==> inputs of job 4237 <==
==> flow/design.v <==
`timescale 1ns / 1ps
module thresholding(
    input wire clk, reset, enable,
    input wire signed [11 : 0] sig,
    output reg signed [11 : 0] y,
    output reg done,
    output reg [11 : 0] id
    );
parameter N = 2048, W = 13, threshold = 84, MEAN = 958;
localparam IDLE = 1'b0,
           WAIT = 2'b1,
           WORKING = 1'b1;
reg signed [11 : 0] d [0 : W - 1];  
reg signed [11 : 0] th;
reg signed [16 : 0] sum;
reg signed [11 : 0] curr_avg;
wire signed [11 : 0] din_curr_avg;
wire signed [16 : 0] din_sum;
reg state;
wire signed [11 : 0] mean;
wire signed [11 : 0] sig_diff;
assign din_curr_avg = din_sum/W;
assign mean = MEAN;
assign sig_diff = sig - mean;
assign din_sum = (sum + sig_diff - d[W - 1]);
integer i, j;
always @ (posedge clk)
begin
    if(reset) begin
        for(i = 0; i < W; i = i + 1) begin
            d[i] <= 12'b0;
        end
        sum <= 17'b0;
        curr_avg <= 12'b0;
        th <= threshold;
        state <= IDLE;
        done <= 1'b0;
        id <= 12'b0;
    end
    else begin
        case(state)
        IDLE: begin
            if(enable == 1'b1) begin
                state <= WORKING;
                id <= 12'b111111111111;
            end
            done <= 1'b0;
        end
        WORKING: begin
            sum <= din_sum;
            curr_avg <= din_curr_avg;
            for(j = 1; j < W; j = j + 1) begin
                d[j] <= d[j - 1];
            end
            d[0] <= sig_diff;
            if(sig_diff >= th + curr_avg) begin
                y <= sig_diff;
            end
            else begin
                y <= 12'b0;
            end
            done <= 1'b1;
            id = id + 1;
            if(id == 2047)
                state <= IDLE;
        end
        endcase
    end
end
endmodule
==> flow/run.sh <==
#!/bin/bash
# the make line also repeats each setting of config.mk as NAME=value (left out here)
make -C /OpenROAD-flow-scripts/flow DESIGN_CONFIG=/design/flow/config.mk WORK_HOME=/design/flow/orfs CLKGATE_MAP_FILE= finish
==> flow/config.mk <==
export PLATFORM = sky130hd
export DESIGN_NAME = thresholding
export DESIGN_NICKNAME = thresholding
export VERILOG_FILES = /design/flow/design.v
export SDC_FILE = /design/flow/constraint.sdc
export NUM_CORES = 4
export LEC_CHECK = 0
export CAP_MARGIN = 35
export CORE_ASPECT_RATIO = 1.11
export CORE_MARGIN = 2
export CORE_UTILIZATION = 70
export CTS_CLUSTER_SIZE = 34
export HOLD_SLACK_MARGIN = 0.27
export MAX_ROUTING_LAYER = met4
export MIN_ROUTING_LAYER = met1
export PLACE_DENSITY_LB_ADDON = 0.03
export SLEW_MARGIN = 35
==> flow/constraint.sdc <==
create_clock -name core_clock -period 12.9 [get_ports {clk}]
set_input_delay 2.5800 -clock core_clock [delete_from_list [all_inputs] [get_ports {clk}]]
set_output_delay 2.5800 -clock core_clock [all_outputs]
set_load 0.01 [all_outputs]
==> job 7463 (differences from job 4237) <==
==> flow/config.mk (replaced) <==
export PLATFORM = sky130hd
export DESIGN_NAME = thresholding
export DESIGN_NICKNAME = thresholding
export VERILOG_FILES = /design/flow/design.v
export SDC_FILE = /design/flow/constraint.sdc
export NUM_CORES = 4
export LEC_CHECK = 0
export CAP_MARGIN = 20
export CORE_MARGIN = 2
export CORE_UTILIZATION = 61
export CTS_CLUSTER_SIZE = 42
export HOLD_SLACK_MARGIN = 0.29
export SETUP_SLACK_MARGIN = 2.05
export SLEW_MARGIN = 20
==> flow/constraint.sdc (replaced) <==
create_clock -name core_clock -period 6.94 [get_ports {clk}]
set_input_delay 1.3880 -clock core_clock [delete_from_list [all_inputs] [get_ports {clk}]]
set_output_delay 1.3880 -clock core_clock [all_outputs]
set_load 0.01 [all_outputs]
==> qor summary <==
	job 4237	job 7463
Placer congestion estimate	0.9466	0.9005
Syn avg cell area	8.693 sq um	8.693 sq um
Overall die height	149.4 um	151.8 um
Std cell rows	53	54
Status	stopped before the end	failed layout checks
Last stage reached	global routing	-
Reasons for failing layout checks	-	negative setup slack
Postcts setup bufs	33	56
Proportion of synthesized chip area in sequential cells	32.60%	32.60%
Minimum setup slack after placement	-1329 ps	-6167 ps
Placed Instances	2020	2104
Area inside the core boundary	18830 sq um	21620 sq um
Area after DPL	16150 sq um	16560 sq um
Mux frac, synth	14.03%	14.03%
Die area	20160 sq um	23040 sq um
Number of resized instances in the post-cts repair step	119	160
Chip Width	135.0 um	151.8 um
And+or+nand+nor area frac	17.69%	17.69%
Number of buffers added by the clock tree synthesis step	20	22
Detailed placement HPWL	28710 um	26230 um
FP Util	70.76%	61.64%
Number of standard cells reported by yosys	1533	1533
